== run 1 ==
## adpll_ctr
module adpll_ctr
   (
    input                     rst,
    input                     clk,
    input                     valid,
    input [5-1:0] address,
    input [26-1:0] wdata,
    input                     wstrb,
    output [1:0]              rdata,
    output reg                ready,
    input                     data_mod,  
    output                    dco_pd,
    output reg [1:0]          dco_osc_gain,
    output [4:0]              dco_c_l_rall,
    output [4:0]              dco_c_l_row,
    output [4:0]              dco_c_l_col,
    output [15:0]             dco_c_m_rall,
    output [15:0]             dco_c_m_row,
    output [15:0]             dco_c_m_col,
    output [15:0]             dco_c_s_rall,
    output [15:0]             dco_c_s_row,
    output [15:0]             dco_c_s_col,
    output                    tdc_pd,
    output                    tdc_pd_inj,
    output reg [2:0]          tdc_ctr_freq,
    input [6:0]               tdc_ripple_count,
    input [15:0]              tdc_phase
    );
Settings: LEC_CHECK=0, ABC_AREA=1, CAP_MARGIN=20, CELL_PAD_IN_SITES_GLOBAL_PLACEMENT=2, CORE_ASPECT_RATIO=0.85, CORE_MARGIN=3, CORE_UTILIZATION=41, CTS_CLUSTER_DIAMETER=322, GPL_ROUTABILITY_DRIVEN=0, MAX_ROUTING_LAYER=met5, PLACE_DENSITY=0.54, SETUP_SLACK_MARGIN=0.12, SLEW_MARGIN=20, TNS_END_PERCENT=30; clock period 70.7 ns.
run.sh (not shown) runs the stock make flow with config.mk's settings and CLKGATE_MAP_FILE=.
Inputs modified between run 1 and run 2:
- clearing GPL_ROUTABILITY_DRIVEN, which used to be 0
- clearing SETUP_SLACK_MARGIN, which used to be 0.12
- clearing CELL_PAD_IN_SITES_GLOBAL_PLACEMENT, which used to be 2
- swapping 3 for 2 in CORE_MARGIN
- clearing CORE_ASPECT_RATIO, which used to be 0.85
- swapping 0.54 for 0.6 in PLACE_DENSITY
- clearing ABC_AREA, which used to be 1
- clearing CTS_CLUSTER_DIAMETER, which used to be 322
- swapping 41 for 40 in CORE_UTILIZATION
- clearing TNS_END_PERCENT, which used to be 30
- clearing MAX_ROUTING_LAYER, which used to be met5
- swapping 70.7 for 39.3 in the clock period (ns, I/O delays scaled along)
[summary]
Run 2 ended with every stage complete and zero timing, DRC or antenna violations. Run 2 — least setup slack across all paths after layout 18880 ps lower, run 1 as reference. Of the two candidates, run 1 has the better wire length and run 2 the worse one.


P:
Starting RTL as in the previous note.
clock: 32.3 ns
lec_check: 0
cap_margin: 20
core_margin: 2
core_utilization: 68
cts_cluster_diameter: 283
max_routing_layer: met4
setup_slack_margin: 4.58
slew_margin: 20
tns_end_percent: 5
Run status, P: aborted in global routing, error GRT-0229
diff inputs: P => Q
- a change of CORE_UTILIZATION from 68 to 65
- a deleted CTS_CLUSTER_DIAMETER that had been 283
- a deleted SETUP_SLACK_MARGIN that had been 4.58
Findings:
- Q -> stages 100% | layout checks FAIL | negative setup slack
- As of Q, core box area had risen by a few percent compared to P.
- Relative to P, die area has gone up in Q.
- [compare] base=P new=Q: instance count after placement with tap cells included climbed 105, estimated wirelength of the detail-placed design went down.
- Lower chip width was reported by P, not Q.
- | standard cell area after detailed placement | Q vs P | ≈ equal |
- Initial standard-cell utilization of the core ends up lower on Q.
- Comparing P against Q, there is no change at all in number of synthesized register bits.
- On post-placement setup slack: between P and Q, it ends up higher for P.
- Q -> P: mean area per synthesized cell delta 0, exact match
The inputs of R differ from those of Q as listed below.
- changing CORE_UTILIZATION from 65 to 58
- setting PLACE_DENSITY to 0.6 for the first time
- removing MAX_ROUTING_LAYER (formerly met4)
- changing the clock period (ns, I/O delays scaled along) from 32.3 to 31.1
--- outcome ---
The layout from R, despite a flow that completed every stage, fails the layout checks, with the failing checks listed as negative setup slack.
Diff Q..R | post-synthesis sequential area ratio | unchanged
Delta (R minus Q): number of placed instances with taps included climbed 141, post-detailed-routing wire length dropped 16 mm, non-clock buffer count climbed 5.1%, final standard cell utilization of the core dropped 8.6 points.
When R is measured against Q, its via count of the routed design turns out 3525 lower.
The worst setup slack number comes out higher for Q vs R.
For the post-route clock period utilization, R came in 0.90 points higher than Q did.
Diff Q -> R: wire length of the first global-routing pass has decreased; area added between synthesis and finish has increased.
The following lists how S was set up differently from R:
- changing CORE_UTILIZATION from 58 to 35
- removing TNS_END_PERCENT (formerly 5)
- changing the clock period (ns, I/O delays scaled along) from 31.1 to 39.3
Results
S closes out successfully: all stages finished, all timing, DRC and antenna checks passed.
Changes observed in S relative to R: met2 layer usage reported by global route went down by 28 points; critical path depth went down by 4.6%; first-pass GRT wire length went down by about 5%.


== rev 12 ==
adpll_ctr again, from the RTL that the note above started with.
Settings: LEC_CHECK=0, CAP_MARGIN=0, CORE_MARGIN=2, CORE_UTILIZATION=67, MAX_ROUTING_LAYER=met4, PLACE_DENSITY=0.6, SLEW_MARGIN=20, TNS_END_PERCENT=5; clock period 31.1 ns.
Rev 12: GRT-0232 in 5_1_grt -> run aborted
Relative to rev 12, the following input files were edited for rev 13:
Settings: CAP_MARGIN changed from 0 to 20; CORE_UTILIZATION changed from 67 to 68; TNS_END_PERCENT removed (was 5); SETUP_SLACK_MARGIN newly set to 5.0; the clock period (ns, I/O delays scaled along) changed from 31.1 to 40.0.
==> results <==
- Rev 13 finished all stages; the layout is clean.
- Relative to rev 12, the total placed cells including tap cells measured on rev 13 has decreased by more than 10%.
- Weighted congestion at the end of routability-driven global placement: rev 13 higher than rev 12
- Worst slack at placement in rev 13 is 1580 ps higher than in rev 12
- Rev 13 against rev 12: summed instance area of the synthesized netlist flat; final HPWL from detailed placement down about 8%; total clock buffers created by CTS down 1.8%; simple-gate portion of the synthesized area flat; area of the core down 0.88%.
- Starting density of the core: rev 13 > rev 12
- Looking at rev 12 and rev 13, the number of primary I/O pins is a wash.
- Die area delta for rev 13 relative to rev 12: 1.4% lower


Setup of build 98:
adpll_ctr again, from the RTL that the note above started with.
Design adpll_ctr, start of the top module:
module adpll_ctr
   (
    input                     rst,
    input                     clk,
    input                     valid,
    input [5-1:0] address,
    input [26-1:0] wdata,
    input                     wstrb,
    output [1:0]              rdata,
    output reg                ready,
    input                     data_mod,  
    output                    dco_pd,
    output reg [1:0]          dco_osc_gain,
    output [4:0]              dco_c_l_rall,
    output [4:0]              dco_c_l_row,
    output [4:0]              dco_c_l_col,
    output [15:0]             dco_c_m_rall,
    output [15:0]             dco_c_m_row,
    output [15:0]             dco_c_m_col,
    output [15:0]             dco_c_s_rall,
    output [15:0]             dco_c_s_row,
    output [15:0]             dco_c_s_col,
    output                    tdc_pd,
    output                    tdc_pd_inj,
    output reg [2:0]          tdc_ctr_freq,
    input [6:0]               tdc_ripple_count,
    input [15:0]              tdc_phase
    );
make LEC_CHECK=0 CAP_MARGIN=20 CORE_MARGIN=2 CORE_UTILIZATION=70 MAX_ROUTING_LAYER=met4 PLACE_DENSITY=0.6 SETUP_SLACK_MARGIN=-0.25 SLEW_MARGIN=20 finish   # period 31.2 ns
global routing (5_1_grt): build 98 exited with error
diff inputs: build 98 => build 20
# build 98
export LEC_CHECK = 0
export CAP_MARGIN = 20
export CORE_MARGIN = 2
export CORE_UTILIZATION = 70
export MAX_ROUTING_LAYER = met4
export PLACE_DENSITY = 0.6
export SETUP_SLACK_MARGIN = -0.25
export SLEW_MARGIN = 20
create_clock -name core_clock -period 31.2 [get_ports {clk}]
# build 20
export LEC_CHECK = 0
export CAP_MARGIN = 20
export CORE_MARGIN = 2
export CORE_UTILIZATION = 40
export PLACE_DENSITY = 0.6
export SLEW_MARGIN = 20
create_clock -name core_clock -period 40.0 [get_ports {clk}]
--- outcome ---
Build 20 finished all stages; the layout is clean. Placed cell area (build 20 vs. build 98) decreases by more than 10%. Compared with build 98, in build 20 post-synth tally of flip-flops with integrated enable comparable; overall die height increased 83 um. Max final estimated routing congestion in global placement across build 98 and build 20: build 98. Compared build 98 against build 20; total cell area reported by yosys after synthesis within noise. Comparing build 20 against build 98, there is no change at all in number of library cell types mapped by synthesis. Looking at number of core rows, build 20 sits about 33% higher than build 98 does. Build 98 -> build 20: die area increased by more than half. Build 20 ends up with a cell resize tally after clock tree synthesis that is 341 lower than in build 98. Placed wire-length estimate ends up lower on build 20.
## Diff of input files: build 57 against build 20
# build 20
export LEC_CHECK = 0
export CAP_MARGIN = 20
export CORE_MARGIN = 2
export CORE_UTILIZATION = 40
export PLACE_DENSITY = 0.6
export SLEW_MARGIN = 20
create_clock -name core_clock -period 40.0 [get_ports {clk}]
# build 57
export LEC_CHECK = 0
export CAP_MARGIN = 20
export CORE_MARGIN = 2
export CORE_UTILIZATION = 65
export MAX_ROUTING_LAYER = met4
export PLACE_DENSITY = 0.6
export SLEW_MARGIN = 20
create_clock -name core_clock -period 25.0 [get_ports {clk}]
The remaining runs in build 20 and build 57 completed every stage, whereas build 57 halted early.
Build 57 did not make it past global routing (5_1_grt), where a tool error ended it.
The worst setup slack before clock tree synthesis of build 57 was inferior to that of build 20.
Build 20 -> build 57: cell count in the Yosys report delta 0, exact match
In the metrics for build 57 and build 20, the one carrying the lower CTS buffer count is build 57.
Placed cell count grows by a little under 10% when moving from build 20 to build 57.
Between build 20 and build 57, the share of synthesized area occupied by flip-flops and latches figures differ only marginally.
On build 57: height of the die is 21% lower than what build 20 gave.
Build 57 ends up with higher final RePlAce weighted congestion than build 20 does.
Build 57 ends up with lower die area than build 20 does.
Compared with build 20, build 57 shows a number of gates resized after cts that is 272 higher.
The following lists how build 84 was set up differently from build 57:
# build 57
export LEC_CHECK = 0
export CAP_MARGIN = 20
export CORE_MARGIN = 2
export CORE_UTILIZATION = 65
export MAX_ROUTING_LAYER = met4
export PLACE_DENSITY = 0.6
export SLEW_MARGIN = 20
create_clock -name core_clock -period 25.0 [get_ports {clk}]
# build 84
export LEC_CHECK = 0
export CAP_MARGIN = 20
export CORE_MARGIN = 2
export CORE_UTILIZATION = 10
export PLACE_DENSITY = 0.6
export SLEW_MARGIN = 20
create_clock -name core_clock -period 58.8 [get_ports {clk}]
==> comparison <==
- Against build 57, total cell area at the placement stage in build 84 fell by a few percent.
- As far as sequential cell area fraction in the yosys report goes, build 84 and build 57 are indistinguishable; the numbers are identical.
- Build 84 finished end to end and its layout was clean on timing, DRC and antenna.
- Build 84 has weighted congestion at the end of routability-driven global placement below what build 57 had.
- Build 84 ends up with a number of resized instances in the post-cts repair step that is 276 lower than in build 57.
- Comparing die outline area for build 57 and build 84, the bigger number came from build 84.
- Count of buffers added by post-CTS timing repair for setup on build 84 is down relative to build 57.
- Re horizontal die dimension: build 57 was lower than build 84.
Setup changes, build 84 to build 25
# build 84
export LEC_CHECK = 0
export CAP_MARGIN = 20
export CORE_MARGIN = 2
export CORE_UTILIZATION = 10
export PLACE_DENSITY = 0.6
export SLEW_MARGIN = 20
create_clock -name core_clock -period 58.8 [get_ports {clk}]
# build 25
export LEC_CHECK = 0
export CAP_MARGIN = 20
export CORE_MARGIN = 2
export CORE_UTILIZATION = 70
export SETUP_SLACK_MARGIN = 3.12
export SLEW_MARGIN = 20
create_clock -name core_clock -period 12.9 [get_ports {clk}]
--- outcome ---
Looking at build 84 and build 25, the sequential share of the synthesized area is a wash. In the flow results for build 84 and build 25, the area inside the core boundary is smaller on build 25. Build 25 terminated abnormally: clock tree synthesis (4_1_cts) reported DPL-0038. Pre-CTS setup slack on build 25 is down relative to build 84. The final estimated routing congestion in global placement in build 25 is 1.19 times that in build 84.
Inputs modified between build 25 and build 47:
# build 25
export LEC_CHECK = 0
export CAP_MARGIN = 20
export CORE_MARGIN = 2
export CORE_UTILIZATION = 70
export SETUP_SLACK_MARGIN = 3.12
export SLEW_MARGIN = 20
create_clock -name core_clock -period 12.9 [get_ports {clk}]
# build 47
export LEC_CHECK = 0
export CAP_MARGIN = 20
export CORE_MARGIN = 2
export CORE_UTILIZATION = 58
export SETUP_SLACK_MARGIN = 5.0
export SLEW_MARGIN = 20
export TNS_END_PERCENT = 5
create_clock -name core_clock -period 21.8 [get_ports {clk}]
Notes after the runs:
- Build 47: flow complete, layout not clean; failing: negative setup slack
- As of build 47, post-DP HPWL had fallen by more than 10% compared to build 25.
- Number of placement rows was lower in the run labelled build 25.
- [compare] base=build 25 new=build 47: overall die width shows an increase of 9.7%, post-place setup slack moved up, cell area after placement -2.2%.
- Comparing build 25 against build 47, there is no change at all in xor and xnor fraction of the mapped netlist area.
- Post-synth design cell area came out exactly the same in build 25 and build 47.
- Relative to build 25, the effective utilization at floorplan of build 47 is lower by 13 points.
- There was hardly any difference in area reported by Yosys stat between build 25 and build 47.
